<file path="design.v">
module ALU(
    input [7:0] reg_data_A,      
    input [7:0] reg_data_B,
    input [3:0] ALU_Sel,
    output reg [3:0] NZVC,   
    output reg [7:0] Result
);
    reg [8:0] temp;   
	localparam ADD = 4'd0, SUB = 4'd1,
			LAND= 4'd2, LOR = 4'd3,
			BAND= 4'd4, BOR = 4'd5, XOR = 4'd6,
			INC = 4'd7, DEC = 4'd8;
	always @* begin
        {Result, temp, NZVC} = {8'b0, 9'b0, 4'b0};
        case(ALU_Sel)
            ADD: temp = {1'b0, reg_data_A} + {1'b0, reg_data_B};                         
            SUB: temp = {1'b0, reg_data_A} - {1'b0, reg_data_B};            				  
            LAND: Result = reg_data_A != 0 && reg_data_B != 0 ? 8'h01 : 8'h00;           
            LOR: Result = reg_data_A != 0 || reg_data_B != 0 ? 8'h01 : 8'h00;             
            BAND: Result = reg_data_A & reg_data_B;            									 
            BOR: Result = reg_data_A | reg_data_B;                                        
            XOR: Result = reg_data_A ^ reg_data_B;                                        
            INC: temp = {1'b0, reg_data_A} + 9'b1;                                        
            DEC: temp = {1'b0, reg_data_A} - 9'b1;                                       
        endcase
		if (ALU_Sel==ADD || ALU_Sel==SUB || ALU_Sel==INC || ALU_Sel==DEC)
				Result = temp[7:0];
		NZVC[3] = Result[7];                  
        NZVC[2] = ~|Result;                   
        if (ALU_Sel==ADD || ALU_Sel==INC) begin
            NZVC[1] = (reg_data_A[7]^Result[7]) & ~(reg_data_A[7]^reg_data_B[7]);  
            NZVC[0] = temp[8];                                                     
        end
        else if (ALU_Sel==SUB || ALU_Sel==DEC) begin
            NZVC[1] = (reg_data_A[7]^Result[7]) &  (reg_data_A[7]^reg_data_B[7]);  
            NZVC[0] = temp[8];                                                     
        end
    end
endmodule
module register_file(
    input clk,
    input reset,
    input [3:0] read_addr_A,
    input [3:0] read_addr_B,
    input [3:0] write_addr,
    input [7:0] write_data,
    input write_enable,
    output [7:0] read_data_A,
    output [7:0] read_data_B
);
    reg [7:0] registers [0:15];
    integer i;
    always @(posedge clk) begin
        if (!reset) begin
            for (i = 0; i < 16; i = i + 1) begin
                registers[i] <= 8'h00;
            end
        end else if (write_enable) begin
            registers[write_addr] <= write_data;
        end
    end
    assign read_data_A = registers[read_addr_A];
    assign read_data_B = registers[read_addr_B];   
endmodule
module data_path (
    input  logic        clk,
    input  logic        reset,
    input  logic        IR_Load,
    input  logic        MAR_Load,
    input  logic        PC_Load,
    input  logic        PC_Inc,
    input  logic        CCR_Load,
    input  logic [1:0]  Bus1_Sel,
    input  logic [2:0]  Bus2_Sel,
    input  logic        addr_sel,         
	 input  logic [3:0]  ALU_Sel,
    input  logic [7:0]  from_memory,
    input  logic [7:0]  alu_result,
    input  logic [7:0]  reg_data_A,
    input  logic [7:0]  reg_data_B,
    input  logic [3:0]  NZVC,
    input  logic [7:0]  immediate_value, 
    input  logic [7:0]  address_value, 
    output logic [7:0]  address,
    output logic [7:0]  to_memory,
    output logic [7:0]  bus2_data,        
    output logic [3:0]  CCR_Result,
    output logic [7:0]  IR                
);
    logic [7:0] PC, MAR, IR_reg;
    logic [3:0] CCR;
	 logic [7:0] BUS1;
	 logic [7:0] BUS2;
    assign BUS1 = (Bus1_Sel == 2'd0) ? PC         :
                       (Bus1_Sel == 2'd1) ? reg_data_A :
                                           reg_data_B;
    assign BUS2 = (Bus2_Sel == 3'd0) ? alu_result     :
                       (Bus2_Sel == 3'd1) ? BUS1           :
                       (Bus2_Sel == 3'd2) ? from_memory    :
                       (Bus2_Sel == 3'd3) ? immediate_value:  
                       (Bus2_Sel == 3'd4) ? address_value  : 8'h00;
    assign bus2_data = BUS2;  
    always_ff @(posedge clk or negedge reset) begin
        if (!reset) begin
            PC      <= 8'h00;
            MAR     <= 8'h00;
            IR_reg  <= 8'h00;
            CCR     <= 4'h0;
        end
        else begin
            if (IR_Load) IR_reg <= BUS2;
            if (MAR_Load) MAR   <= BUS2;
            if (PC_Load)        PC <= BUS2;
            else if (PC_Inc)    PC <= PC + 1;
            if (CCR_Load)       CCR <= NZVC;
        end
    end
    assign IR       = IR_reg;
    assign address  = (addr_sel) ? MAR : PC;   
    assign to_memory= BUS1;
    assign CCR_Result = CCR;
endmodule
module control_unit (
    input logic clk,
    input logic reset,
    input logic [7:0] IR,
    input logic [7:0] from_memory,
    input logic [3:0] CCR_Result,
    output logic IR_Load,
    output logic MAR_Load,
    output logic PC_Load,
    output logic PC_Inc,
    output logic [3:0] reg_read_addr_A,
    output logic [3:0] reg_read_addr_B,
    output logic [3:0] reg_write_addr,
    output logic reg_write_enable,
    output logic [3:0] ALU_Sel,
    output logic CCR_Load,
    output logic [2:0] Bus2_Sel,
    output logic [1:0] Bus1_Sel,
    output logic ALU_B_Sel,
    output logic write,
    output logic [7:0] immediate_out,
    output logic [7:0] address_out,
    output logic addr_sel
);
    typedef enum logic [2:0] {
        FETCH, DECODE, EXECUTE, LOADSTORE, DATA, BRANCH
    } state_t;
    state_t state, next;
    logic [3:0] cycle_count;
    logic [7:0] reg_operand_1, reg_operand_2;
    logic LoadStoreOP, DataOP, BranchOP;
    always_ff @(posedge clk) begin
        if (state==FETCH && cycle_count==3) reg_operand_1 <= from_memory;  
        if (state==FETCH && cycle_count==5) reg_operand_2 <= from_memory;  
    end
    assign immediate_out = (IR[7:4]==4'h2) ? reg_operand_1 : reg_operand_2;
    assign address_out   = reg_operand_2;
    always_ff @(posedge clk or negedge reset) begin
        if (!reset) begin
            state <= FETCH;
            cycle_count <= 4'd0;
        end else if (state != next) begin
				 state <= next;
				 cycle_count <= 4'd0;
			end else
				 cycle_count <= cycle_count + 4'd1;
	 end
    always_comb begin
        next = state;
        unique case (state)
            FETCH: if (cycle_count==4'd5)
                        next = DECODE;
            DECODE: next = EXECUTE;
            EXECUTE: case(IR[7:4])
                          4'h8 : next = LOADSTORE;
                          4'h9 : next = DATA;
                          4'hA : next = LOADSTORE;
                          4'h2 : next = BRANCH;
                          default : next = FETCH;
                       endcase
            LOADSTORE: if ( (IR==8'h80) || cycle_count==3'd2)
							next = FETCH;
            DATA:      if (cycle_count==3'd0)
                            next = FETCH;
            BRANCH:    if (cycle_count==3'd1)
                            next = FETCH;
            default:   next = FETCH;
        endcase
    end
    typedef logic [24:0] ctrl_t;   
	 ctrl_t ctrl;
    function automatic ctrl_t CTL (
        input logic         a_sel, b_sel, wr, ccr_load, reg_we,
        input logic [3:0]   alu, reg_wa,
        input logic [1:0]   b1,
        input logic [2:0]   b2,
        input logic         pc_inc, pc_load, mar_load, ir_load
    );
        CTL = {a_sel, b_sel, wr, ccr_load, reg_we,
                alu, reg_wa, b1, b2, pc_inc, pc_load,
                mar_load, ir_load};
    endfunction
    localparam ctrl_t
        C_NOP  = CTL(1'b0,1'b0,1'b0,1'b0,1'b0, 4'd0,4'd0, 2'd0,3'd0, 1'b0,1'b0,1'b0,1'b0),
        CF0    = CTL(1'b0,1'b0,1'b0,1'b0,1'b0, 4'd0,4'd0, 2'd0,3'b001, 1'b0,1'b0,1'b1,1'b0),
        CF1    = CTL(1'b0,1'b0,1'b0,1'b0,1'b0, 4'd0,4'd0, 2'd0,3'b010, 1'b1,1'b0,1'b0,1'b1),
        CF2    = CF0,
        CF3    = CTL(1'b0,1'b0,1'b0,1'b0,1'b0, 4'd0,4'd0, 2'd0,3'b010, 1'b1,1'b0,1'b0,1'b0),
        CF4    = CF0,
        CF5    = CF3;
    function automatic ctrl_t INC_and_DEC (input logic inc, input logic [3:0] r);
        INC_and_DEC = CTL(1'b1, 1'b0,           
                   1'b1, 1'b1, 1'b1,         
                   inc ? 4'd7 : 4'd8,   
                   r,
                   2'd1, 3'd0,      
                   1'b0,1'b0,1'b0,1'b0);
    endfunction
    function automatic ctrl_t decode(
        input state_t       state,
        input logic [2:0]   cycle_count,
        input logic [7:0]   ir
    );
        ctrl_t c;
        logic [3:0] alu;
        logic pc_load;
        c = C_NOP;
         unique case (state)
            FETCH: case (cycle_count)
                    4'd0: c = CF0;
                    4'd1: c = CF1;
                    4'd2: c = CF2;
                    4'd3: c = CF3;
                    4'd4: c = CF4;
                    4'd5: c = CF5;
                endcase
            LOADSTORE: begin
                if ((ir==8'h80) && (cycle_count==3'b0)) begin               
                    c = CTL(1'b0,1'b0,1'b0,1'b0,1'b1, 4'd0, reg_operand_1[3:0], 2'd0,3'b011,1'b0,1'b0,1'b0,1'b0);
                end
                else if ((ir[7:4]==4'hA) && (cycle_count==3'b0)) begin      
                    c = CTL(1'b0,1'b0,1'b0,1'b0,1'b0, 4'd0,4'd0, 2'd0,3'b001, 1'b0,1'b0,1'b1,1'b0);
                end
                else if ((ir[7:4]==4'hA) && (cycle_count==3'd2)) begin                  
                    c = INC_and_DEC(ir==8'hA0, reg_operand_1[3:0]);
                end
            end
            DATA: if (cycle_count==4'd0) begin
                case (ir[2:0])
                    3'b000: alu = 4'd0;    
                    3'b001: alu = 4'd1;    
                    3'b010: alu = 4'd4;    
                    3'b011: alu = 4'd5;    
                    3'b100: alu = 4'd6;    
                    default: alu = 4'd0;
                endcase
                c = CTL(1'b0,1'b0,1'b0,1'b1,1'b1, alu, reg_operand_1[3:0], 2'd1, 3'd0, 1'b0,1'b0,1'b0,1'b0);
            end
            BRANCH: begin
                if (cycle_count==4'd0)
                    c = CTL(1'b1,1'b1,1'b0,1'b0,1'b0, 4'd0,4'd0, 2'd0,3'd0, 1'b0,1'b0,1'b0,1'b0);
                if (cycle_count==4'd1) begin
                    case (ir[2:0])
                        3'b000: pc_load = 1'b1;               
                        3'b011: pc_load = ~CCR_Result[2];     
                        3'b100: pc_load =  CCR_Result[2];     
                        default: pc_load = 1'b0;
                    endcase
                    c = CTL(1'b0,1'b0,1'b0,1'b0,1'b0, 4'd0,4'd0, 2'd0,3'd0, 1'b0, pc_load, 1'b0,1'b0);
                end
            end
            DECODE: ;
            EXECUTE: ;
            default: ;
        endcase
        decode = c;
    endfunction
    always_comb ctrl = decode(state, cycle_count, IR);
    assign { addr_sel, ALU_B_Sel, write, CCR_Load, reg_write_enable,
             ALU_Sel,
             reg_write_addr,
             Bus1_Sel, Bus2_Sel,
             PC_Inc, PC_Load, MAR_Load, IR_Load } = ctrl;
    assign reg_read_addr_A = (state==DATA || (state==LOADSTORE && IR[7:4]==4'hA)) ? reg_operand_1[3:0] : 4'd0;
    assign reg_read_addr_B = (state==DATA) ? reg_operand_2[3:0] : 4'd0;
endmodule
module cpu(
    input clk,
    input reset,
    output [7:0] address,
    input [7:0] from_memory,
    output write,
    output [7:0] to_memory
);
    wire        IR_Load;
    wire [7:0]  IR;
    wire        MAR_Load;
    wire        PC_Load;
    wire        PC_Inc;
    wire [3:0]  ALU_Sel;
    wire [3:0]  CCR_Result;
    wire        CCR_Load;
    wire [2:0]  Bus2_Sel;
    wire [1:0]  Bus1_Sel;
    wire [7:0]  immediate_value;
    wire [7:0]  address_value;
    wire        ALU_B_Sel;
    wire        addr_sel;        
    wire [3:0] reg_read_addr_A, reg_read_addr_B, reg_write_addr;
    wire [7:0] reg_read_data_A, reg_read_data_B, reg_write_data;
    wire reg_write_enable;
    wire [7:0] alu_result;
    wire [3:0] NZVC;
    control_unit control_unit1 (
        .clk(clk),
        .reset(reset),
        .IR_Load(IR_Load),
        .IR(IR),
        .MAR_Load(MAR_Load),
        .PC_Load(PC_Load),
        .PC_Inc(PC_Inc),
        .reg_read_addr_A(reg_read_addr_A),
        .reg_read_addr_B(reg_read_addr_B),
        .reg_write_addr(reg_write_addr),
        .reg_write_enable(reg_write_enable),
        .ALU_Sel(ALU_Sel),
        .CCR_Result(CCR_Result),
        .CCR_Load(CCR_Load),
        .Bus2_Sel(Bus2_Sel),
        .Bus1_Sel(Bus1_Sel),
        .ALU_B_Sel(ALU_B_Sel),
        .write(write),
        .from_memory(from_memory),
        .immediate_out(immediate_value),
        .address_out(address_value),
        .addr_sel(addr_sel)
    );
    data_path data_path1 (
        .clk(clk),
        .reset(reset),
        .IR_Load(IR_Load),
        .IR(IR),
        .MAR_Load(MAR_Load),
        .address(address),
        .PC_Load(PC_Load),
        .PC_Inc(PC_Inc),
        .ALU_Sel(ALU_Sel),
        .CCR_Result(CCR_Result),
        .CCR_Load(CCR_Load),
        .Bus2_Sel(Bus2_Sel),
        .Bus1_Sel(Bus1_Sel),
        .from_memory(from_memory),
        .to_memory(to_memory),
        .bus2_data(reg_write_data),
        .alu_result(alu_result),
        .reg_data_A(reg_read_data_A),
        .reg_data_B(reg_read_data_B),
        .NZVC(NZVC),
        .immediate_value(immediate_value),
        .address_value(address_value),
        .addr_sel(addr_sel)
    );
    register_file reg_file (
        .clk(clk),
        .reset(reset),
        .read_addr_A(reg_read_addr_A),
        .read_addr_B(reg_read_addr_B),
        .write_addr(reg_write_addr),
        .write_data(reg_write_data),
        .write_enable(reg_write_enable),
        .read_data_A(reg_read_data_A),
        .read_data_B(reg_read_data_B)
    );
    ALU alu1 (
        .reg_data_A(reg_read_data_A),
        .reg_data_B(reg_read_data_B),
        .ALU_Sel(ALU_Sel),
        .NZVC(NZVC),
        .Result(alu_result)
    );
endmodule
</file>
<file path="run.sh">
#!/bin/bash
# the make line also repeats each setting of config.mk as NAME=value (left out here)
make -C /OpenROAD-flow-scripts/flow DESIGN_CONFIG=/design/flow/config.mk WORK_HOME=/design/flow/orfs CLKGATE_MAP_FILE= finish
</file>
<file path="config.mk">
export PLATFORM = sky130hd
export DESIGN_NAME = cpu
export DESIGN_NICKNAME = cpu
export VERILOG_FILES = /design/flow/design.v
export SDC_FILE = /design/flow/constraint.sdc
export NUM_CORES = 4
export LEC_CHECK = 0
export ABC_AREA = 1
export CAP_MARGIN = 10
export CELL_PAD_IN_SITES_DETAIL_PLACEMENT = 1
export CELL_PAD_IN_SITES_GLOBAL_PLACEMENT = 2
export CORE_ASPECT_RATIO = 0.53
export CORE_MARGIN = 10
export CORE_UTILIZATION = 40
export CTS_CLUSTER_DIAMETER = 306
export GPL_ROUTABILITY_DRIVEN = 0
export PLACE_DENSITY = 0.62
export SETUP_SLACK_MARGIN = 1.37
export SLEW_MARGIN = 20
</file>
<file path="constraint.sdc">
create_clock -name core_clock -period 7.0 [get_ports {clk}]
set_input_delay 1.4000 -clock core_clock [delete_from_list [all_inputs] [get_ports {clk}]]
set_output_delay 1.4000 -clock core_clock [all_outputs]
set_load 0.01 [all_outputs]
</file>
==> results of run 1 <==
## routing by layer
| metal | GRT usage | share of wire |
|---|---|---|
| met2 | 0.314 | 0.36 |
| met4 | 0.0360 | 0.0047 |
| met3 | 0.110 | 0.13 |
| met5 | 0 | 0 |
| met1 | 0.413 | 0.51 |
## through the flow
step	setup slack, ns	hold WS (ns)
3_3_place_gp	1.73	0.470
5_1_grt	1.39	0.508
6_report	1.51	0.486
4_1_cts	1.45	0.487
3_5_place_dp	1.60	0.468
2_1_floorplan	2.97	0.449
## what timing repair did
item	4_1_cts	5_1_grt
hold buffers	0	0
endpoints found under the setup margin	0	70
hold endpoints to repair	0	0
resized	0	4
## cell type report
cell class	count	share of cell area
repair buffers	41	0.0286
inverters	261	0.0765
flip-flops and latches	176	0.394
clock buffers	18	0.0330
clock inverters	14	0.00818
well taps	408	0.0393
multi-input cells	985	0.420
==> impl_metrics.ini, run 1 <==
; synthesis and place-and-route metrics
[detailed_routing]
wl_mm = 49.7
drt-vias-per-instance = 5.63
drc = 0
post_drt_wl_per_cell_um = 26.1
vias = 10722
drt-initial-drc-count = 1306
final_antenna_net_count = 0
n_antenna_cell = 0
dr.pass1.iters = 5

[worst_setup_path]
critPathRequiredTime_ns = 5.60
crit_path_end = to_memory[4]
crit_arrival_ns = 4.09
cpMostUsedCell = nand2_1
critical_path_class = reg -> out
cp-end-kind = primary output
reg2reg_to = reg_file.registers[9][5]
worstSetupStartpointType = register
cp-startpoint = control_unit1.state[0]
path_cells = nor2_8, nand2_4, inv_4, a21oi_2, nor2_4, inv_2, o21ai_0, o211ai_1, nand2_1, nand2_1, o21ai_2, clkdlybuf4s50_1
r2r_start = control_unit1.state[0]
worst_path_max_delay_cell = clkdlybuf4s50_1
critPathMaxFanout = 17
rrSetupSlack_ns = 1.68
cp.depth = 12
reg2regPathDepth = 24
path_delay_family = simple AND/OR/NAND/NOR gates
path_buffers = 3
max_stage_delay_ns = 0.58

[clocking]
clockRootBuffer = clkbuf_16
h-tree-depth = 4
numCtsBuffers = 17
cts_buffer_depth = 2
clkTransAtPathRegs_ns = 0.07
cts_tree = built
postCtsSetupBuffers = 0
cts.sinks = 176
clkLatencyLatePin_ns = 0.46

[job]
tool_warnings = 40
maxCapViolations = 0

[final_timing]
finalCritPeriodShare = 0.785
setup_viol = 0
fin_skew_ns = 0.0126
fmax_mhz = 182
rsz0062_at_grt = no
hold_viol_final = 0
worst_pin_slew_ns = 1.05
slew_headroom = 0.292
maxSlewViolCount = 0
fin_setup_tns_ns = 0
period_needed_ns = 5.49

[pwr]
p_int_w = 0.00276
power_density_mw_per_mm2 = 516
p_comb_frac = 0.653
pg_clk_w = 0.000920
netSwitchingFraction = 0.589
power_leader = combinational cells
peakVddDrop_mv = 0.703
p_seq_w = 0.00141
p_leak_nw = 5.91
p_clk_frac = 0.137
power_w = 0.00671
p_seq_frac = 0.210
p_switching_w = 0.00396
combinationalPower_w = 0.00438

[logic_synthesis]
top_area_cell = edfxtp_1
simple_gate_area_frac = 0.300
synth_cell_types = 66
ys_top_logic_family = simple AND/OR/NAND/NOR gates
ys_async_sr_fraction = 0.182
syn_nets = 1527
ys_top_cells_by_count = nand2_1 (338), inv_1 (216), nand3_1 (150), edfxtp_1 (144), nor2_1 (118)
xor_share = 0.00873
synthFlopType = edfxtp_1
synth.most_common_cell = nand2_1
synth_seq_share = 0.426
synthesis.area_mm2 = 0.0120
area_leaders = edfxtp_1 (36%), nand2_1 (11%), inv_1 (6.7%), dfrtp_1 (6.7%), nand3_1 (6.2%)
ys_warn_count = 4
netlist.area_leader.share = 0.359
ys_sh_mux = 0.00333
syn_avg_cell_area_um2 = 8.10
yosysChipArea_mm2 = 0.0120
adder_share = 0.0329
ys_sh_aoi = 0.106
synth-edff-count = 144
synth_cells = 1486
ys_cells = 1486
ys_ff = 176

[global_routing]
gr-usage-all-layers = 0.261
grt_first_pass_wirelength_mm = 72.1
antenna_found_initial = 0
grt_max_degree = 63
overflow = 0
grt_pass1_vias = 10386

[finish]
final_nets = 1523
logic_area_mm2 = 0.00546
flop_area_mm2 = 0.00513
stdcell_count = 1903
fillers = 3636
finalInstanceArea_mm2 = 0.0130
synthToLayoutAreaGrowth_pct = 8.04
fin_util = 0.437

[placed_design]
dp_hpwl_mm = 36.4
io_buffers = 26
place_area_mm2 = 0.0124
placed_cells = 1870

[die]
core_mm2 = 0.0298
fp.dieW_um = 258
die_h_um = 146
fp-utilization = 0.404
die-area_mm2 = 0.0378
num_rows = 46
io_pins = 27

[min_path]
whs_endpoint = data_path1.MAR[3]
hold_path_class = reg -> reg
min_path_cells = 2
hold_start = data_path1.MAR[3]

[status]
status = complete, no violations
==> run 2, diff against run 1 <==
ABC_AREA = 0   (was 1)
CAP_MARGIN = 20   (was 10)
CELL_PAD_IN_SITES_DETAIL_PLACEMENT = unset   (was 1)
CELL_PAD_IN_SITES_GLOBAL_PLACEMENT = 0   (was 2)
CORE_ASPECT_RATIO = unset   (was 0.53)
CORE_MARGIN = 2   (was 10)
CORE_UTILIZATION = 31   (was 40)
CTS_CLUSTER_DIAMETER = unset   (was 306)
CTS_CLUSTER_SIZE = 99   (was unset)
GPL_ROUTABILITY_DRIVEN = unset   (was 0)
MAX_ROUTING_LAYER = met4   (was unset)
MIN_ROUTING_LAYER = met2   (was unset)
PLACE_DENSITY = unset   (was 0.62)
PLACE_DENSITY_LB_ADDON = 0.15   (was unset)
SETUP_SLACK_MARGIN = unset   (was 1.37)
clock period = 5.33 ns   (was 7.0 ns; I/O delays follow)
==> impl_metrics.ini, run 2 <==
; synthesis and place-and-route metrics
[final_timing]
finalCritPeriodShare = 1.01
period_needed_ns = 5.39
slew_headroom = 0.366
fin_skew_ns = 0.0159
worst_pin_slew_ns = 0.951
hold_viol_final = 0
setup_viol = 16
maxSlewViolCount = 0
setup_slack_ns = -0.0557
fmax_mhz = 186
fin_setup_tns_ns = -0.456
hold_ws_ns = 0.501

[logic_synthesis]
ys_cells = 1031
simple_gate_area_frac = 0.154
ys_top_logic_family = AND-OR/OR-AND gates
netlist.area_leader.share = 0.397
synth-edff-count = 144
xor_share = 0.0121
ys_async_sr_fraction = 0.182
synthFlopType = edfxtp_1
adder_share = 0.0363
synth_cells = 1031
top_area_cell = edfxtp_1
synth.most_common_cell = nor2_1
syn_nets = 1072
synthesis.area_mm2 = 0.0109
syn_avg_cell_area_um2 = 10.6
yosysChipArea_mm2 = 0.0109
ys_warn_count = 4
ys_sh_aoi = 0.164
area_leaders = edfxtp_1 (40%), dfrtp_1 (7.4%), nor2_1 (6.0%), mux4_2 (5.4%), ha_1 (3.4%)
ys_sh_mux = 0.114
ys_top_cells_by_count = nor2_1 (175), edfxtp_1 (144), nand2_1 (82), o21ai_0 (56), a21oi_1 (53)
synth_cell_types = 82
ys_ff = 176
synth_seq_share = 0.471

[global_routing]
grt_max_degree = 39
grt_pass1_vias = 13165
overflow = 0
antenna_found_initial = 1
grt_first_pass_wirelength_mm = 60.0
gr-usage-all-layers = 0.362

[worst_setup_path]
critical_path_class = reg -> reg
path_buffers = 5
worst_path_max_delay_cell = mux4_2
worstSetupStartpointType = register
path_delay_family = AND-OR/OR-AND gates
reg2reg_to = reg_file.registers[15][7]
reg2regPathDepth = 22
max_stage_delay_ns = 0.53
cp-startpoint = control_unit1.reg_operand_2[1]
critPathRequiredTime_ns = 5.51
r2r_start = control_unit1.reg_operand_2[1]
crit_path_end = reg_file.registers[15][7]
path_cells = buf_4, mux4_2, mux2i_1, nor2_1, a31oi_2, inv_2, nor4_4, nor3_1, a211oi_2, ha_2, buf_4, nor3_1, nor2_1, o41ai_4, buf_4, and3_1, mux2i_1, a22oi_1, a22o_1, o21ai_4, clkbuf_16, a21oi_2
cp.depth = 22
cp-end-kind = register
cpMostUsedCell = buf_4
critPathMaxFanout = 8
rrSetupSlack_ns = -0.06
crit_arrival_ns = 5.57

[die]
io_pins = 27
die_h_um = 191
fp-utilization = 0.315
num_rows = 68
core_mm2 = 0.0345
die-area_mm2 = 0.0366
fp.dieW_um = 191

[clocking]
cts_tree = built
numCtsBuffers = 17
h-tree-depth = 4
clkLatencyLatePin_ns = 0.47
clkTransAtPathRegs_ns = 0.08
cts.sinks = 176
clockRootBuffer = clkbuf_16
cts_buffer_depth = 2

[finish]
logic_area_mm2 = 0.00563
flop_area_mm2 = 0.00513
fillers = 3449
final_nets = 1174
finalInstanceArea_mm2 = 0.0136
synthToLayoutAreaGrowth_pct = 24.7

[min_path]
min_path_cells = 2
hold_start = data_path1.IR_reg[3]
whs_endpoint = data_path1.IR_reg[3]
hold_path_class = reg -> reg

[detailed_routing]
final_antenna_net_count = 0
dr.pass1.iters = 49
drc = 2
post_drt_wl_per_cell_um = 26.7
wl_mm = 43.0
drt-vias-per-instance = 7.62
drt-initial-drc-count = 2459
vias = 12251

[pwr]
power_density_mw_per_mm2 = 620
p_seq_frac = 0.220
combinationalPower_w = 0.00524
power_leader = combinational cells
p_seq_w = 0.00185
p_int_w = 0.00427
peakVddDrop_mv = 0.542
pg_clk_w = 0.00133
power_w = 0.00842
p_leak_nw = 5.24
p_switching_w = 0.00414
netSwitchingFraction = 0.492
p_comb_frac = 0.622
p_clk_frac = 0.158

[status]
status = finished with violations
failed_checks = DRC, setup timing

[placed_design]
io_buffers = 26
gp_congestion = 0.954
place_area_mm2 = 0.0121
dp_hpwl_mm = 28.3

[job]
maxCapViolations = 0
tool_warnings = 38
[run 2: final cells by class]
type                    instances  share of cell area
repair buffers                159               0.113
inverters                      28             0.00792
well taps                     455              0.0419
multi-input cells             751               0.414
clock buffers                  17              0.0313
flip-flops and latches        176               0.378
diodes                          7             0.00129
clock inverters                15              0.0121
[run 2: timing repair]
item / in CTS / in global routing
gates resized: 0 / 87
hold buffers: 0 / 0
endpoints found under the setup margin: 0 / 84
buffers inserted: 0 / 44
[run 2: per-layer routing]
layer / up-vias / track usage / wire length [µm]
li1: 4036 / - / -
met1: 4124 / - / 0
met2: 3711 / 0.397 / 20300
met3: 380 / 0.498 / 19200
met4: 0 / 0.0710 / 3490
met5: - / - / 0
[run 2: per-stage QoR]
| step | worst slack [ns] | cells | utilization |
|---|---|---|---|
| 2_1_floorplan | 0.417 | 1031 | - |
| 3_3_place_gp | 0.129 | 1519 | 0.350 |
| 3_5_place_dp | 0.0221 | 1519 | 0.350 |
| 4_1_cts | 0.000402 | 1551 | 0.367 |
| 5_1_grt | -0.239 | 1606 | 0.393 |
| 6_report | -0.0557 | 1608 | 0.393 |
==> run 3, diff against run 2 <==
ABC_AREA = 1   (was 0)
CELL_PAD_IN_SITES_GLOBAL_PLACEMENT = unset   (was 0)
CORE_UTILIZATION = 72   (was 31)
CTS_CLUSTER_DIAMETER = 369   (was unset)
CTS_CLUSTER_SIZE = 98   (was 99)
MAX_ROUTING_LAYER = unset   (was met4)
MIN_ROUTING_LAYER = unset   (was met2)
PLACE_DENSITY = 0.38   (was unset)
PLACE_DENSITY_LB_ADDON = unset   (was 0.15)
SETUP_SLACK_MARGIN = 0.48   (was unset)
TNS_END_PERCENT = 10   (was unset)
clock period = 3.15 ns   (was 5.33 ns; I/O delays follow)
==> impl_metrics.ini, run 3 <==
; generated from flow reports
[logic_synthesis]
top_area_cell = edfxtp_1
netlist.area_leader.share = 0.359
ys_ff = 176
ys_warn_count = 4
ys_top_logic_family = simple AND/OR/NAND/NOR gates
synthFlopType = edfxtp_1
xor_share = 0.00873
ys_cells = 1486
area_leaders = edfxtp_1 (36%), nand2_1 (11%), inv_1 (6.7%), dfrtp_1 (6.7%), nand3_1 (6.2%)
ys_top_cells_by_count = nand2_1 (338), inv_1 (216), nand3_1 (150), edfxtp_1 (144), nor2_1 (118)
syn_nets = 1527
syn_avg_cell_area_um2 = 8.10
synth.most_common_cell = nand2_1
synth_seq_share = 0.426
synth-edff-count = 144
yosysChipArea_mm2 = 0.0120
ys_async_sr_fraction = 0.182
synthesis.area_mm2 = 0.0120
synth_cells = 1486
adder_share = 0.0329
ys_sh_aoi = 0.106
ys_sh_mux = 0.00333
synth_cell_types = 66
simple_gate_area_frac = 0.300

[placed_design]
dp_hpwl_mm = 30.5
io_buffers = 26
pre_cts_slack_ns = -0.905
gp_congestion = 1.11
place_area_mm2 = 0.0142

[global_routing]
overflow = 67
gr-usage-all-layers = 0.765

[status]
status = aborted with a tool error
error = [ERROR GRT-0116] Global routing finished with congestion. Check the congestion regions in the DRC Viewer.
stop_stage = global routing

[die]
die-area_mm2 = 0.0178
io_pins = 27
fp-utilization = 0.731
num_rows = 47
die_h_um = 133
core_mm2 = 0.0165
fp.dieW_um = 133

[clocking]
cts.sinks = 176
holdBufCountCts = 0
cts_buffer_depth = 2
h-tree-depth = 4
numCtsBuffers = 17
clockRootBuffer = clkbuf_16
[run 3: what timing repair did]
item	4_1_cts
resized	178
pin swaps	30
setup endpoints to repair	298
gates cloned	7
buffers inserted	23
[run 3: stage by stage]
stage | std cells | TNS, ns
global placement | 1910 | -90.19
detailed placement | 1910 | -107.43
CTS | 1972 | -99.29
floorplan | 1486 | -48.45
[run 3: routing by layer]
layer  global-route usage  overflow
met1                0.783         0
met2                0.918        37
met3                0.634         0
met4                0.730        30
met5                0.200         0
==> run 4, diff against run 3 <==
CAP_MARGIN = 10   (was 20)
CELL_PAD_IN_SITES_DETAIL_PLACEMENT = 1   (was unset)
CELL_PAD_IN_SITES_GLOBAL_PLACEMENT = 3   (was unset)
CORE_ASPECT_RATIO = 0.62   (was unset)
CORE_MARGIN = 10   (was 2)
CORE_UTILIZATION = 40   (was 72)
CTS_CLUSTER_DIAMETER = 306   (was 369)
CTS_CLUSTER_SIZE = unset   (was 98)
GPL_ROUTABILITY_DRIVEN = 0   (was unset)
PLACE_DENSITY = 0.62   (was 0.38)
SETUP_SLACK_MARGIN = 1.37   (was 0.48)
TNS_END_PERCENT = unset   (was 10)
clock period = 7.0 ns   (was 3.15 ns; I/O delays follow)
==> impl_metrics.ini, run 4 <==
; synthesis and place-and-route metrics
[clocking]
cts_tree = built
numCtsBuffers = 17
cts_buffer_depth = 2
clkLatencyLatePin_ns = 0.47
clkTransAtPathRegs_ns = 0.07
clockRootBuffer = clkbuf_16
cts.sinks = 176
h-tree-depth = 4

[die]
core_mm2 = 0.0293
io_pins = 27
num_rows = 49
fp.dieW_um = 240
die-area_mm2 = 0.0376
fp-utilization = 0.411
die_h_um = 157

[worst_setup_path]
cp-startpoint = control_unit1.state[2]
path_delay_family = buffers and inverters
crit_path_end = to_memory[7]
cp-end-kind = primary output
critPathMaxFanout = 53
critical_path_class = reg -> out
max_stage_delay_ns = 0.63
reg2regPathDepth = 29
path_cells = inv_4, nand3_4, clkinv_2, nand2_4, nand2_4, nand2_8, buf_4, o21ai_0, nand3_1, nand3_1, nand2_1, nand2_1, o21ai_1, clkdlybuf4s50_1
path_buffers = 4
r2r_start = control_unit1.state[0]
worst_path_max_delay_cell = dfrtp_2
critPathRequiredTime_ns = 5.60
reg2reg_to = reg_file.registers[3][7]
rrSetupSlack_ns = 1.72
cp.depth = 14
crit_arrival_ns = 4.00
worstSetupStartpointType = register

[logic_synthesis]
ys_top_logic_family = simple AND/OR/NAND/NOR gates
synthFlopType = edfxtp_1
synth_seq_share = 0.426
ys_cells = 1486
synthesis.area_mm2 = 0.0120
xor_share = 0.00873
ys_warn_count = 4
synth_cells = 1486
ys_top_cells_by_count = nand2_1 (338), inv_1 (216), nand3_1 (150), edfxtp_1 (144), nor2_1 (118)
syn_avg_cell_area_um2 = 8.10
syn_nets = 1527
top_area_cell = edfxtp_1
synth.most_common_cell = nand2_1
ys_async_sr_fraction = 0.182
synth_cell_types = 66
ys_sh_mux = 0.00333
area_leaders = edfxtp_1 (36%), nand2_1 (11%), inv_1 (6.7%), dfrtp_1 (6.7%), nand3_1 (6.2%)
ys_ff = 176
simple_gate_area_frac = 0.300
ys_sh_aoi = 0.106
netlist.area_leader.share = 0.359
yosysChipArea_mm2 = 0.0120
adder_share = 0.0329
synth-edff-count = 144

[job]
maxCapViolations = 0
tool_warnings = 41

[detailed_routing]
dr.pass1.iters = 5
final_antenna_net_count = 0
vias = 10771
met2_wirelength_mm = 18.0
route.met3.wl_mm = 4.92
post_drt_wl_per_cell_um = 25.9
drt-vias-per-instance = 5.73
drt-initial-drc-count = 1262
wl_mm = 48.8
drc = 0
wl_met1_mm = 25.4
highest_layer = met4

[final_timing]
setup_slack_ns = 1.60
slew_headroom = 0.315
hold_viol_final = 0
setup_viol = 0
fin_skew_ns = 0.0137
maxSlewViolCount = 0
rsz0062_at_grt = yes
finalCritPeriodShare = 0.772
period_needed_ns = 5.40
fmax_mhz = 185
hold_ws_ns = 0.490
fin_setup_tns_ns = 0
worst_pin_slew_ns = 1.03

[min_path]
whs_endpoint = data_path1.MAR[3]
min_path_cells = 2
hold_path_class = reg -> reg
hold_start = data_path1.MAR[3]

[pwr]
combinationalPower_w = 0.00435
p_switching_w = 0.00392
p_int_w = 0.00284
p_seq_w = 0.00141
p_leak_nw = 5.96
power_density_mw_per_mm2 = 517
p_clk_frac = 0.148
power_leader = combinational cells
p_seq_frac = 0.209
peakVddDrop_mv = 0.638
power_w = 0.00676
pg_clk_w = 0.00100
p_comb_frac = 0.643
netSwitchingFraction = 0.581

[finish]
fillers = 3492
synthToLayoutAreaGrowth_pct = 8.71
finalInstanceArea_mm2 = 0.0131
logic_area_mm2 = 0.00550
flop_area_mm2 = 0.00513
final_nets = 1526

[placed_design]
dp_hpwl_mm = 35.8
io_buffers = 26
place_area_mm2 = 0.0124
pre_cts_slack_ns = 1.49

[global_routing]
grt_first_pass_wirelength_mm = 71.4
grt_pass1_vias = 10378
grt_max_degree = 63
overflow = 0
gr-usage-all-layers = 0.262
antenna_found_initial = 0

[status]
status = complete, no violations
-- run 4: repair_timing --
item,4_1_cts,5_1_grt
pin swaps,0,2
setup endpoints to repair,4,86
cloned,0,1
hold buffers,0,0
resized,1,5
buffers inserted,0,2
-- run 4: layout make-up --
type,instances,area share
diodes,1,0.000191
repair buffers,44,0.0308
flip-flops and latches,176,0.392
well taps,382,0.0365
clock buffers,19,0.0331
multi-input cells,985,0.420
clock inverters,13,0.0116
inverters,261,0.0757
-- run 4: per-layer routing --
metal	vias up	GRT usage
met5	-	0
met4	0	0.0456
met3	26	0.0877
met2	399	0.327
met1	5439	0.415
li1	4907	-
-- run 4: through the flow --
| step | util | std cells |
|---|---|---|
| global route | 0.446 | 1880 |
| CTS | 0.444 | 1877 |
| finish | 0.446 | 1881 |
| detailed placement | 0.424 | 1845 |
| floorplan | - | 1486 |
| global placement | 0.424 | 1845 |
==> run 5, diff against run 4 <==
ABC_AREA = unset   (was 1)
CAP_MARGIN = 20   (was 10)
CELL_PAD_IN_SITES_DETAIL_PLACEMENT = unset   (was 1)
CELL_PAD_IN_SITES_GLOBAL_PLACEMENT = unset   (was 3)
CORE_ASPECT_RATIO = unset   (was 0.62)
CORE_MARGIN = 2   (was 10)
CORE_UTILIZATION = 72   (was 40)
CTS_CLUSTER_DIAMETER = unset   (was 306)
GPL_ROUTABILITY_DRIVEN = unset   (was 0)
PLACE_DENSITY = unset   (was 0.62)
PLACE_DENSITY_LB_ADDON = 0.28   (was unset)
SETUP_SLACK_MARGIN = unset   (was 1.37)
clock period = 4.98 ns   (was 7.0 ns; I/O delays follow)
==> impl_metrics.ini, run 5 <==
; synthesis and place-and-route metrics
[finish]
stdcell_count = 1328
final_nets = 1170
synthToLayoutAreaGrowth_pct = 19.6
finalInstanceArea_mm2 = 0.0130
fin_util = 0.889
fillers = 625

[detailed_routing]
drc = 0
drt-vias-per-instance = 8.12
drt-initial-drc-count = 2206
wl_mm = 43.1
vias = 10781
dr.pass1.iters = 13
final_antenna_net_count = 0
post_drt_wl_per_cell_um = 32.5

[pwr]
p_comb_frac = 0.645
p_clk_frac = 0.140
power_leader = combinational cells
power_density_mw_per_mm2 = 712
p_seq_w = 0.00199
netSwitchingFraction = 0.492
pg_clk_w = 0.00130
p_leak_nw = 5.11
p_int_w = 0.00471
combinationalPower_w = 0.00598
p_seq_frac = 0.215
peakVddDrop_mv = 0.917
p_switching_w = 0.00456

[logic_synthesis]
simple_gate_area_frac = 0.154
synth_seq_share = 0.471
syn_avg_cell_area_um2 = 10.6
synth-edff-count = 144
synth.most_common_cell = nor2_1
syn_nets = 1072
adder_share = 0.0363
yosysChipArea_mm2 = 0.0109
synth_cells = 1031
ys_sh_mux = 0.114
ys_ff = 176
ys_top_cells_by_count = nor2_1 (175), edfxtp_1 (144), nand2_1 (82), o21ai_0 (56), a21oi_1 (53)
ys_top_logic_family = AND-OR/OR-AND gates
synthFlopType = edfxtp_1
ys_sh_aoi = 0.164
ys_async_sr_fraction = 0.182
netlist.area_leader.share = 0.397
xor_share = 0.0121
ys_warn_count = 4
ys_cells = 1031
synthesis.area_mm2 = 0.0109
top_area_cell = edfxtp_1
synth_cell_types = 82
area_leaders = edfxtp_1 (40%), dfrtp_1 (7.4%), nor2_1 (6.0%), mux4_2 (5.4%), ha_1 (3.4%)

[final_timing]
finalCritPeriodShare = 1.07
setup_slack_ns = -0.359
fin_skew_ns = 0.0135
setup_viol = 57
worst_pin_slew_ns = 0.919
slew_headroom = 0.385
period_needed_ns = 5.34
hold_ws_ns = 0.513
fmax_mhz = 187
hold_viol_final = 0
rsz0062_at_grt = yes
maxSlewViolCount = 0

[worst_setup_path]
max_stage_delay_ns = 0.43
crit_arrival_ns = 5.53
rrSetupSlack_ns = -0.36
cpMostUsedCell = buf_4
worst_path_max_delay_cell = dfrtp_1
cp-end-kind = register
path_cells = buf_4, nor3b_2, a21o_1, nand2_1, buf_12, buf_4, buf_4, a211oi_1, a21oi_1, a21oi_2, ha_1, nor2b_1, o2111ai_1, nand3_1, o41ai_2, buf_4, nor3_1, mux2i_1, buf_4, o2bb2ai_1, a22o_1, o21ai_4, clkbuf_16, a21oi_2
cp-startpoint = control_unit1.state[0]
path_delay_family = AND-OR/OR-AND gates
cp.depth = 24
worstSetupStartpointType = register
path_buffers = 7
r2r_start = control_unit1.state[0]
critical_path_class = reg -> reg
reg2reg_to = reg_file.registers[9][7]
critPathMaxFanout = 19
reg2regPathDepth = 24
critPathRequiredTime_ns = 5.17
crit_path_end = reg_file.registers[9][7]

[job]
tool_warnings = 40
maxCapViolations = 0

[clocking]
cts_tree = built
clkTransAtPathRegs_ns = 0.07
numCtsBuffers = 17
clkLatencyLatePin_ns = 0.45
holdBufCountCts = 0
h-tree-depth = 4
clockRootBuffer = clkbuf_16
cts_buffer_depth = 2
cts.sinks = 176

[global_routing]
overflow = 0
antenna_found_initial = 3
grt_max_degree = 50
grt_first_pass_wirelength_mm = 55.9
gr-usage-all-layers = 0.474
grt_pass1_vias = 9144

[die]
die_h_um = 127
fp-utilization = 0.744
fp.dieW_um = 127
io_pins = 27
die-area_mm2 = 0.0161
core_mm2 = 0.0146
num_rows = 44

[placed_design]
dp_hpwl_mm = 26.2
gp_congestion = 1.07
io_buffers = 26
placed_cells = 1253
place_area_mm2 = 0.0118

[status]
failed_checks = setup timing
status = finished with violations

[min_path]
min_path_cells = 2
whs_endpoint = data_path1.IR_reg[3]
hold_start = data_path1.IR_reg[3]
hold_path_class = reg -> reg
[run 5: area by class of cell]
class                           count  area [µm²]  share of cell area
Timing Repair Buffer              155        1480               0.114
Sequential cell                   176        5120               0.394
Clock inverter                     15         130              0.0100
Clock buffer                       17         425              0.0327
Antenna cell                        2        5.00            0.000384
Multi-Input combinational cell    751        5510               0.423
Tap cell                          184         230              0.0177
Inverter                           28         109             0.00836
[run 5: what timing repair did]
item	in CTS	in global routing
gates resized	9	58
pin swaps	2	20
setup endpoints to repair	54	90
setup buffers	8	30
gates cloned	0	4
[run 5: stage by stage]
| stage | TNS (ns) | power, W | worst slack (ns) |
|---|---|---|---|
| 2_1_floorplan | 0 | 0.00476 | 0.0666 |
| 3_3_place_gp | -0.574 | 0.00656 | -0.0474 |
| 3_5_place_dp | -3.21 | 0.00671 | -0.164 |
| 4_1_cts | -0.00332 | 0.00804 | -0.00332 |
| 5_1_grt | -12.42 | 0.00933 | -0.402 |
| 6_report | -9.92 | 0.00927 | -0.359 |
[run 5: routing by layer]
metal  global-route usage  wire length [µm]
met3                0.183              7590
met1                0.648             13900
met5                    0                87
met4                0.194              3880
met2                0.689             17700
==> run 6, diff against run 5 <==
ABC_AREA = 1   (was unset)
CAP_MARGIN = 25   (was 20)
CORE_MARGIN = 8   (was 2)
CORE_UTILIZATION = 40   (was 72)
CTS_CLUSTER_DIAMETER = 306   (was unset)
GPL_ROUTABILITY_DRIVEN = 0   (was unset)
PLACE_DENSITY_LB_ADDON = unset   (was 0.28)
SLEW_MARGIN = 15   (was 20)
clock period = 7.0 ns   (was 4.98 ns; I/O delays follow)
==> impl_metrics.ini, run 6 <==
; synthesis and place-and-route metrics
[status]
status = complete, no violations

[logic_synthesis]
yosysChipArea_mm2 = 0.0120
netlist.area_leader.share = 0.359
ys_warn_count = 4
synth_seq_share = 0.426
syn_nets = 1527
synth_cells = 1486
synthFlopType = edfxtp_1
top_area_cell = edfxtp_1
area_leaders = edfxtp_1 (36%), nand2_1 (11%), inv_1 (6.7%), dfrtp_1 (6.7%), nand3_1 (6.2%)
syn_avg_cell_area_um2 = 8.10
xor_share = 0.00873
ys_cells = 1486
ys_ff = 176
synthesis.area_mm2 = 0.0120
synth_cell_types = 66
ys_async_sr_fraction = 0.182
ys_sh_mux = 0.00333
synth.most_common_cell = nand2_1
synth-edff-count = 144
simple_gate_area_frac = 0.300
ys_top_cells_by_count = nand2_1 (338), inv_1 (216), nand3_1 (150), edfxtp_1 (144), nor2_1 (118)
ys_top_logic_family = simple AND/OR/NAND/NOR gates
adder_share = 0.0329
ys_sh_aoi = 0.106

[die]
num_rows = 63
fp.dieW_um = 189
io_pins = 27
core_mm2 = 0.0296
fp-utilization = 0.406
die-area_mm2 = 0.0359
die_h_um = 189

[pwr]
p_int_w = 0.00280
p_seq_w = 0.00138
p_clk_frac = 0.159
power_leader = combinational cells
pg_clk_w = 0.000994
peakVddDrop_mv = 0.517
power_density_mw_per_mm2 = 482
netSwitchingFraction = 0.551
p_leak_nw = 5.95
combinationalPower_w = 0.00387
p_seq_frac = 0.221
p_switching_w = 0.00345
p_comb_frac = 0.620

[clocking]
holdBufCountCts = 0
cts_tree = built
cts-resized-gates = 0
clkTransAtPathRegs_ns = 0.08
postCtsSetupBuffers = 0
clockRootBuffer = clkbuf_16
clkLatencyLatePin_ns = 0.45
numCtsBuffers = 17
cts_buffer_depth = 2
cts.sinks = 176
h-tree-depth = 4

[final_timing]
hold_viol_final = 0
slew_headroom = 0.321
period_needed_ns = 6.09
worst_pin_slew_ns = 1.01
fin_skew_ns = 0.0192
fmax_mhz = 164
setup_viol = 0
hold_ws_ns = 0.486
finalCritPeriodShare = 0.870
setup_slack_ns = 0.911
rsz0062_at_grt = no
fin_setup_tns_ns = 0
maxSlewViolCount = 0

[finish]
fin_util = 0.438
synthToLayoutAreaGrowth_pct = 7.85
final_nets = 1521
fillers = 2982
finalInstanceArea_mm2 = 0.0130

[worst_setup_path]
r2r_start = control_unit1.state[0]
cp-startpoint = control_unit1.state[0]
critPathMaxFanout = 40
reg2regPathDepth = 27
crit_arrival_ns = 4.69
worstSetupStartpointType = register
path_buffers = 2
max_stage_delay_ns = 0.70
critical_path_class = reg -> out
cp.depth = 12
reg2reg_to = reg_file.registers[3][7]
critPathRequiredTime_ns = 5.60
path_delay_family = simple AND/OR/NAND/NOR gates
path_cells = nor2_8, nand2_4, nand2_4, nand2_2, inv_2, o221ai_1, nand3_1, o211ai_1, nand2_1, nand2_1, o21ai_2, clkdlybuf4s50_1
worst_path_max_delay_cell = inv_2
cp-end-kind = primary output
crit_path_end = to_memory[4]
rrSetupSlack_ns = 1.21

[global_routing]
grt_first_pass_wirelength_mm = 58.6
grt_max_degree = 64
grt_pass1_vias = 9826
antenna_found_initial = 0
overflow = 0
gr-usage-all-layers = 0.212

[job]
tool_warnings = 38
maxCapViolations = 0

[detailed_routing]
n_antenna_cell = 0
drt-initial-drc-count = 1428
dr.pass1.iters = 6
drc = 0
drt-vias-per-instance = 5.58
vias = 10500
final_antenna_net_count = 0
wl_mm = 38.1
post_drt_wl_per_cell_um = 20.2

[placed_design]
pre_cts_slack_ns = 1.37
place_area_mm2 = 0.0124
io_buffers = 26
dp_hpwl_mm = 27.1

[min_path]
min_path_cells = 2
hold_path_class = reg -> reg
whs_endpoint = data_path1.MAR[7]
hold_start = data_path1.MAR[7]
-- run 6: area by class of cell --
type | instances | area [µm²] | share of cell area
tap | 390 | 488 | 0.0376
clock buffer | 20 | 468 | 0.0361
clock inverter | 12 | 116 | 0.00896
sequential | 176 | 5120 | 0.395
timing repair buffer | 40 | 360 | 0.0278
multi-input combinational | 984 | 5430 | 0.418
inverter | 261 | 991 | 0.0763
-- run 6: per-layer routing --
layer,up-vias,routed length [µm],GRT usage
met5,-,0,0
met4,0,1630,0.101
met3,99,2700,0.0298
met2,499,17400,0.330
met1,4997,16400,0.287
li1,4905,-,-
-- run 6: stage by stage --
stage	power, W	instances
6_report	0.00625	1883
5_1_grt	0.00662	1883
4_1_cts	0.00622	1883
3_5_place_dp	0.00523	1851
3_3_place_gp	0.00522	1851
2_1_floorplan	0.00411	1486
==> run 7, diff against run 6 <==
CAP_MARGIN = 10   (was 25)
CELL_PAD_IN_SITES_DETAIL_PLACEMENT = 1   (was unset)
CELL_PAD_IN_SITES_GLOBAL_PLACEMENT = 3   (was unset)
CORE_ASPECT_RATIO = 0.62   (was unset)
CORE_MARGIN = 7   (was 8)
CORE_UTILIZATION = 71   (was 40)
MAX_ROUTING_LAYER = met4   (was unset)
PLACE_DENSITY = 0.62   (was unset)
SETUP_SLACK_MARGIN = 1.37   (was unset)
SLEW_MARGIN = 30   (was 15)
==> impl_metrics.ini, run 7 <==
; generated from flow reports
[logic_synthesis]
syn_nets = 1527
ys_top_logic_family = simple AND/OR/NAND/NOR gates
yosysChipArea_mm2 = 0.0120
ys_sh_mux = 0.00333
ys_sh_aoi = 0.106
synth_seq_share = 0.426
synth_cell_types = 66
ys_top_cells_by_count = nand2_1 (338), inv_1 (216), nand3_1 (150), edfxtp_1 (144), nor2_1 (118)
area_leaders = edfxtp_1 (36%), nand2_1 (11%), inv_1 (6.7%), dfrtp_1 (6.7%), nand3_1 (6.2%)
adder_share = 0.0329
ys_ff = 176
simple_gate_area_frac = 0.300
ys_warn_count = 4
synth-edff-count = 144
syn_avg_cell_area_um2 = 8.10
ys_async_sr_fraction = 0.182
synth_cells = 1486
synth.most_common_cell = nand2_1
ys_cells = 1486
synthFlopType = edfxtp_1
xor_share = 0.00873
top_area_cell = edfxtp_1
netlist.area_leader.share = 0.359
synthesis.area_mm2 = 0.0120

[die]
core_mm2 = 0.0166
die-area_mm2 = 0.0209
die_h_um = 117
fp-utilization = 0.726
num_rows = 37
fp.dieW_um = 179

[status]
error = [ERROR GPL-0301] Utilization 159.675 % exceeds 100%.
stop_stage = global placement without I/O
status = aborted with a tool error
==> run 8, diff against run 7 <==
CAP_MARGIN = 20   (was 10)
CELL_PAD_IN_SITES_DETAIL_PLACEMENT = unset   (was 1)
CELL_PAD_IN_SITES_GLOBAL_PLACEMENT = 0   (was 3)
CORE_ASPECT_RATIO = unset   (was 0.62)
CORE_MARGIN = 2   (was 7)
CORE_UTILIZATION = 72   (was 71)
CTS_CLUSTER_DIAMETER = unset   (was 306)
CTS_CLUSTER_SIZE = 28   (was unset)
GPL_ROUTABILITY_DRIVEN = unset   (was 0)
MIN_ROUTING_LAYER = met1   (was unset)
PLACE_DENSITY = unset   (was 0.62)
PLACE_DENSITY_LB_ADDON = 0.15   (was unset)
SETUP_SLACK_MARGIN = unset   (was 1.37)
SLEW_MARGIN = 20   (was 30)
clock period = 4.38 ns   (was 7.0 ns; I/O delays follow)
==> impl_metrics.ini, run 8 <==
; synthesis and place-and-route metrics
[status]
status = finished with violations
failed_checks = setup timing

[pwr]
p_seq_w = 0.00223
p_comb_frac = 0.661
p_leak_nw = 6.43
power_density_mw_per_mm2 = 814
pg_clk_w = 0.00155
p_seq_frac = 0.200
p_clk_frac = 0.139
power_w = 0.0111
netSwitchingFraction = 0.529
p_switching_w = 0.00590
power_leader = combinational cells
p_int_w = 0.00525
combinationalPower_w = 0.00737
peakVddDrop_mv = 1.11

[global_routing]
antenna_found_initial = 0
met3_usage = 0.0822
gr-usage-all-layers = 0.436
grt_max_degree = 63
met1_usage = 0.566
grt_pass1_vias = 10501
met2_usage = 0.664
top_usage_layer = met2
grt_first_pass_wirelength_mm = 56.9
overflow = 0

[detailed_routing]
n_antenna_cell = 0
final_antenna_net_count = 0
wl_mm = 39.5
post_drt_wl_per_cell_um = 22.1
dr.pass1.iters = 13
drt-initial-drc-count = 2247
vias = 11570
drc = 0
drt-vias-per-instance = 6.48

[worst_setup_path]
critPathMaxFanout = 15
worstSetupStartpointType = register
path_buffers = 4
worst_path_max_delay_cell = clkdlybuf4s50_1
crit_arrival_ns = 3.53
cp.depth = 16
path_cells = inv_2, nand2_1, nor2_4, nand2_4, nand2_8, nand2_8, buf_12, buf_4, nand2_1, o21ai_0, o21ai_0, o211ai_1, nand2_2, nand2_1, o21ai_2, clkdlybuf4s50_1
crit_path_end = to_memory[6]
cp-end-kind = primary output
r2r_start = control_unit1.state[1]
path_delay_family = buffers and inverters
max_stage_delay_ns = 0.59
cpMostUsedCell = nand2_1
reg2regPathDepth = 31
cp-startpoint = data_path1.IR_reg[4]
critical_path_class = reg -> out
rrSetupSlack_ns = -0.03
critPathRequiredTime_ns = 3.50
reg2reg_to = reg_file.registers[2][7]

[logic_synthesis]
yosysChipArea_mm2 = 0.0120
simple_gate_area_frac = 0.300
ys_top_logic_family = simple AND/OR/NAND/NOR gates
top_area_cell = edfxtp_1
synth_seq_share = 0.426
syn_nets = 1527
ys_warn_count = 4
adder_share = 0.0329
synth_cells = 1486
ys_sh_aoi = 0.106
ys_ff = 176
netlist.area_leader.share = 0.359
ys_top_cells_by_count = nand2_1 (338), inv_1 (216), nand3_1 (150), edfxtp_1 (144), nor2_1 (118)
synth_cell_types = 66
synth.most_common_cell = nand2_1
synth-edff-count = 144
xor_share = 0.00873
syn_avg_cell_area_um2 = 8.10
synthFlopType = edfxtp_1
synthesis.area_mm2 = 0.0120
ys_cells = 1486
ys_sh_mux = 0.00333
area_leaders = edfxtp_1 (36%), nand2_1 (11%), inv_1 (6.7%), dfrtp_1 (6.7%), nand3_1 (6.2%)
ys_async_sr_fraction = 0.182

[final_timing]
fmax_mhz = 227
setup_slack_ns = -0.0302
finalCritPeriodShare = 1.01
maxSlewViolCount = 0
fin_skew_ns = 0.0119
rsz0062_at_grt = yes
period_needed_ns = 4.41
slew_headroom = 0.553
worst_pin_slew_ns = 0.667
fin_setup_tns_ns = -0.134
setup_viol = 11
hold_viol_final = 0

[die]
die_h_um = 133
fp-utilization = 0.731
fp.dieW_um = 133
die-area_mm2 = 0.0178
core_mm2 = 0.0165
io_pins = 27
num_rows = 47

[placed_design]
place_area_mm2 = 0.0127
dp_hpwl_mm = 26.7
placed_cells = 1730
io_buffers = 26
gp_congestion = 1.02

[finish]
fin_util = 0.832
fillers = 993
synthToLayoutAreaGrowth_pct = 13.8
logic_area_mm2 = 0.00560
final_nets = 1593
flop_area_mm2 = 0.00513
finalInstanceArea_mm2 = 0.0137
stdcell_count = 1785

[clocking]
clkTransAtPathRegs_ns = 0.07
numCtsBuffers = 17
cts_buffer_depth = 2
h-tree-depth = 4
clkLatencyLatePin_ns = 0.44
clockRootBuffer = clkbuf_16
cts.sinks = 176
cts_tree = built

[min_path]
hold_path_class = in -> async

[job]
maxCapViolations = 0
tool_warnings = 39
run 8: cell type report:
class / count / share of cell area
clock inverters: 15 / 0.0124
clock buffers: 17 / 0.0311
flip-flops and latches: 176 / 0.374
multi-input cells: 986 / 0.408
well taps: 220 / 0.0201
inverters: 261 / 0.0736
repair buffers: 110 / 0.0799
run 8: stage by stage:
step	hold WS [ns]	setup WS, ns
4_1_cts	0.268	0.00253
3_5_place_dp	0.473	-0.0609
6_report	0.272	-0.0302
5_1_grt	0.273	-0.179
3_3_place_gp	0.463	0.0958
2_1_floorplan	0.449	0.354
run 8: what timing repair did:
item                                   CTS  global route
endpoints found under the hold margin    0             0
setup buffers                            2            16
cloned                                   0             5
pin swaps                                2            11
setup endpoints to repair               31           121
resized                                  8            43
hold buffers                             0             0
run 8: metal layers:
layer  up-vias  share of wire
met1      5237           0.35
met2      1039           0.44
li1       5051              -
met5         -              0
met4         0          0.065
met3       243           0.14
==> run 9, diff against run 8 <==
ABC_AREA = 0   (was 1)
CELL_PAD_IN_SITES_DETAIL_PLACEMENT = 0   (was unset)
CELL_PAD_IN_SITES_GLOBAL_PLACEMENT = unset   (was 0)
CORE_ASPECT_RATIO = 0.98   (was unset)
CORE_MARGIN = 5   (was 2)
CORE_UTILIZATION = 63   (was 72)
CTS_CLUSTER_DIAMETER = 135   (was unset)
CTS_CLUSTER_SIZE = unset   (was 28)
MAX_ROUTING_LAYER = met5   (was met4)
MIN_ROUTING_LAYER = unset   (was met1)
PLACE_DENSITY_LB_ADDON = 0.2   (was 0.15)
SETUP_SLACK_MARGIN = 1.98   (was unset)
TNS_END_PERCENT = 55   (was unset)
clock period = 10.0 ns   (was 4.38 ns; I/O delays follow)
==> impl_metrics.ini, run 9 <==
; synthesis and place-and-route metrics
[finish]
fin_util = 0.694
synthToLayoutAreaGrowth_pct = 7.96
fillers = 1264
stdcell_count = 1249
final_nets = 1057

[logic_synthesis]
synth_cells = 1031
ys_ff = 176
synthFlopType = edfxtp_1
syn_nets = 1072
ys_top_cells_by_count = nor2_1 (175), edfxtp_1 (144), nand2_1 (82), o21ai_0 (56), a21oi_1 (53)
synth_cell_types = 82
synth-edff-count = 144
synth_seq_share = 0.471
ys_warn_count = 4
ys_sh_aoi = 0.164
synth.most_common_cell = nor2_1
yosysChipArea_mm2 = 0.0109
netlist.area_leader.share = 0.397
synthesis.area_mm2 = 0.0109
area_leaders = edfxtp_1 (40%), dfrtp_1 (7.4%), nor2_1 (6.0%), mux4_2 (5.4%), ha_1 (3.4%)
top_area_cell = edfxtp_1
ys_cells = 1031
ys_sh_mux = 0.114
adder_share = 0.0363
syn_avg_cell_area_um2 = 10.6
ys_top_logic_family = AND-OR/OR-AND gates
simple_gate_area_frac = 0.154
xor_share = 0.0121
ys_async_sr_fraction = 0.182

[detailed_routing]
drc = 0
n_antenna_cell = 0
dr.pass1.iters = 6
drt-initial-drc-count = 1520
post_drt_wl_per_cell_um = 26.6
final_antenna_net_count = 0
wl_mm = 33.2
vias = 8858
drt-vias-per-instance = 7.09

[min_path]
whs_endpoint = data_path1.IR_reg[3]
hold_path_class = reg -> reg
min_path_cells = 2
hold_start = data_path1.IR_reg[3]

[pwr]
p_int_w = 0.00185
pg_clk_w = 0.000678
peakVddDrop_mv = 0.381
p_leak_nw = 4.47
power_leader = combinational cells
combinationalPower_w = 0.00199
p_seq_frac = 0.272
p_seq_w = 0.000996
p_switching_w = 0.00181
p_clk_frac = 0.185
power_density_mw_per_mm2 = 311
p_comb_frac = 0.543
netSwitchingFraction = 0.495

[worst_setup_path]
cpMostUsedCell = o21ai_0
crit_path_end = to_memory[0]
rrSetupSlack_ns = 3.14
critPathRequiredTime_ns = 8.00
reg2regPathDepth = 17
path_cells = and4b_1, a21o_1, nand2_2, mux4_2, nand2_1, o21ai_0, o21ai_0, o21ai_0, clkdlybuf4s50_1
r2r_start = control_unit1.reg_operand_2[1]
cp-startpoint = control_unit1.state[0]
critPathMaxFanout = 36
max_stage_delay_ns = 0.73
cp.depth = 9
cp-end-kind = primary output
worst_path_max_delay_cell = mux4_2
path_buffers = 1
critical_path_class = reg -> out
crit_arrival_ns = 5.06
worstSetupStartpointType = register
path_delay_family = AND-OR/OR-AND gates
reg2reg_to = reg_file.registers[0][7]

[clocking]
cts_buffer_depth = 2
cts_tree = built
numCtsBuffers = 17
clockRootBuffer = clkbuf_16
postCtsSetupBuffers = 0
clkTransAtPathRegs_ns = 0.07
cts.sinks = 176
cts-resized-gates = 0
h-tree-depth = 4
clkLatencyLatePin_ns = 0.44
holdBufCountCts = 0

[final_timing]
maxSlewViolCount = 0
fmax_mhz = 142
fin_skew_ns = 0.00982
setup_viol = 0
worst_pin_slew_ns = 1.12
period_needed_ns = 7.06
slew_headroom = 0.250
finalCritPeriodShare = 0.706
hold_viol_final = 0
rsz0062_at_grt = no
fin_setup_tns_ns = 0

[placed_design]
gp_congestion = 1.00
placed_cells = 1217
io_buffers = 26
dp_hpwl_mm = 22.7

[status]
status = complete, no violations

[job]
tool_warnings = 38
maxCapViolations = 0

[global_routing]
grt_first_pass_wirelength_mm = 49.8
grt_max_degree = 51
grt_pass1_vias = 8277
gr-usage-all-layers = 0.333
overflow = 0
antenna_found_initial = 0

[die]
fp.dieW_um = 143
die_h_um = 140
core_mm2 = 0.0169
fp-utilization = 0.643
die-area_mm2 = 0.0200
num_rows = 47
io_pins = 27
[run 9: final cells by class]
| class | count | area, µm² | area share |
|---|---|---|---|
| clock buffer | 17 | 425 | 0.0362 |
| tap | 220 | 275 | 0.0234 |
| multi-input combinational | 751 | 5280 | 0.449 |
| sequential | 176 | 5120 | 0.436 |
| inverter | 28 | 105 | 0.00894 |
| clock inverter | 15 | 169 | 0.0144 |
| timing repair buffer | 42 | 375 | 0.0319 |
[run 9: metal layers]
metal	wire (µm)	part of all wire	vias up	global-route usage
li1	-	-	3826	-
met1	13100	0.39	4286	0.501
met2	14000	0.42	675	0.462
met3	4980	0.15	71	0.0992
met4	1090	0.033	0	0.113
met5	0	0	-	0
[run 9: through the flow]
stage | area (µm²) | power [W] | worst slack [ns] | hold WS [ns]
after floorplan | 10900 | 0.00237 | 5.09 | 0.451
after global placement | 11100 | 0.00290 | 3.51 | 0.462
after detailed placement | 11200 | 0.00292 | 3.37 | 0.478
after CTS | 11700 | 0.00359 | 3.04 | 0.494
after global routing | 11800 | 0.00382 | 2.67 | 0.532
final | 11800 | 0.00366 | 2.94 | 0.497
==> run 10, diff against run 9 <==
ABC_AREA = 1   (was 0)
CAP_MARGIN = 25   (was 20)
CELL_PAD_IN_SITES_DETAIL_PLACEMENT = 1   (was 0)
CORE_ASPECT_RATIO = unset   (was 0.98)
CORE_MARGIN = 8   (was 5)
CORE_UTILIZATION = 40   (was 63)
CTS_CLUSTER_DIAMETER = 306   (was 135)
GPL_ROUTABILITY_DRIVEN = 0   (was unset)
MAX_ROUTING_LAYER = unset   (was met5)
PLACE_DENSITY = 0.62   (was unset)
PLACE_DENSITY_LB_ADDON = unset   (was 0.2)
SETUP_SLACK_MARGIN = unset   (was 1.98)
TNS_END_PERCENT = unset   (was 55)
clock period = 7.0 ns   (was 10.0 ns; I/O delays follow)
==> impl_metrics.ini, run 10 <==
; synthesis and place-and-route metrics
[status]
status = complete, no violations

[pwr]
power_leader = combinational cells
pg_clk_w = 0.00102
p_seq_w = 0.00139
p_switching_w = 0.00363
p_clk_frac = 0.158
peakVddDrop_mv = 0.529
p_int_w = 0.00280
power_w = 0.00644
p_comb_frac = 0.626
p_seq_frac = 0.216
p_leak_nw = 5.96
netSwitchingFraction = 0.564
power_density_mw_per_mm2 = 494
combinationalPower_w = 0.00403

[logic_synthesis]
ys_ff = 176
synthesis.area_mm2 = 0.0120
ys_top_cells_by_count = nand2_1 (338), inv_1 (216), nand3_1 (150), edfxtp_1 (144), nor2_1 (118)
adder_share = 0.0329
synth.most_common_cell = nand2_1
synth_cell_types = 66
xor_share = 0.00873
syn_avg_cell_area_um2 = 8.10
ys_warn_count = 4
ys_sh_mux = 0.00333
top_area_cell = edfxtp_1
netlist.area_leader.share = 0.359
synth_cells = 1486
yosysChipArea_mm2 = 0.0120
area_leaders = edfxtp_1 (36%), nand2_1 (11%), inv_1 (6.7%), dfrtp_1 (6.7%), nand3_1 (6.2%)
ys_async_sr_fraction = 0.182
ys_top_logic_family = simple AND/OR/NAND/NOR gates
syn_nets = 1527
ys_cells = 1486
synthFlopType = edfxtp_1
synth_seq_share = 0.426
synth-edff-count = 144
simple_gate_area_frac = 0.300
ys_sh_aoi = 0.106

[clocking]
cts-resized-gates = 0
holdBufCountCts = 0
h-tree-depth = 4
cts.sinks = 176
clkTransAtPathRegs_ns = 0.08
numCtsBuffers = 17
cts_buffer_depth = 2
clockRootBuffer = clkbuf_16
postCtsSetupBuffers = 0
clkLatencyLatePin_ns = 0.45
cts_tree = built

[worst_setup_path]
reg2reg_to = reg_file.registers[3][7]
cp.depth = 12
reg2regPathDepth = 29
cp-startpoint = control_unit1.state[0]
r2r_start = data_path1.IR_reg[4]
max_stage_delay_ns = 0.64
critPathRequiredTime_ns = 5.60
cp-end-kind = primary output
crit_arrival_ns = 4.45
path_cells = nand3_4, clkinv_2, nand2_4, nand2_4, nand2_2, inv_2, a211oi_1, o211ai_1, nand2_1, nand2_1, o21ai_2, clkdlybuf4s50_1
worstSetupStartpointType = register
worst_path_max_delay_cell = nand2_2
path_buffers = 3
rrSetupSlack_ns = 1.45
critPathMaxFanout = 40
critical_path_class = reg -> out
crit_path_end = to_memory[4]
path_delay_family = simple AND/OR/NAND/NOR gates

[finish]
final_nets = 1522
fin_util = 0.439
synthToLayoutAreaGrowth_pct = 8.16
fillers = 3632

[global_routing]
overflow = 0
grt_max_degree = 70
gr-usage-all-layers = 0.235
antenna_found_initial = 1
grt_pass1_vias = 11493
grt_first_pass_wirelength_mm = 65.7

[final_timing]
fmax_mhz = 171
rsz0062_at_grt = no
hold_viol_final = 0
finalCritPeriodShare = 0.836
fin_setup_tns_ns = 0
maxSlewViolCount = 0
setup_slack_ns = 1.15
worst_pin_slew_ns = 0.872
hold_ws_ns = 0.492
fin_skew_ns = 0.0130
period_needed_ns = 5.85
setup_viol = 0
slew_headroom = 0.416

[job]
tool_warnings = 38
maxCapViolations = 0

[detailed_routing]
drt-initial-drc-count = 1168
vias = 11015
n_antenna_cell = 0
dr.pass1.iters = 5
wl_mm = 42.1
drc = 0
post_drt_wl_per_cell_um = 22.3
drt-vias-per-instance = 5.85
final_antenna_net_count = 0

[placed_design]
dp_hpwl_mm = 29.8
io_buffers = 26
pre_cts_slack_ns = 1.62

[min_path]
hold_start = data_path1.MAR[4]
whs_endpoint = data_path1.MAR[4]
min_path_cells = 2
hold_path_class = reg -> reg

[die]
io_pins = 27
die_h_um = 189
die-area_mm2 = 0.0359
core_mm2 = 0.0296
num_rows = 63
fp.dieW_um = 189
fp-utilization = 0.406
## run 10: stage by stage
stage	instance area, µm²	std cells
after floorplan	12000	1486
after detailed placement	12400	1852
after global routing	13000	1884
after CTS	13000	1884
final	13000	1884
after global placement	12400	1852
## run 10: metal layers
metal	GRT usage	share of wire	up-vias
met5	0	0.00031	-
met4	0.132	0.056	2
met1	0.292	0.41	5436
met3	0.0388	0.066	151
met2	0.384	0.47	520
li1	-	-	4906
## run 10: layout make-up
class                           instances  area, µm²  share of cell area
Clock buffer                           19        475              0.0365
Timing Repair Buffer                   41        368              0.0283
Inverter                              261        991              0.0761
Multi-Input combinational cell        984       5440               0.418
Tap cell                              390        488              0.0375
Sequential cell                       176       5120               0.394
Clock inverter                         13        134              0.0103
Power is estimated from default activity; no workload was simulated.
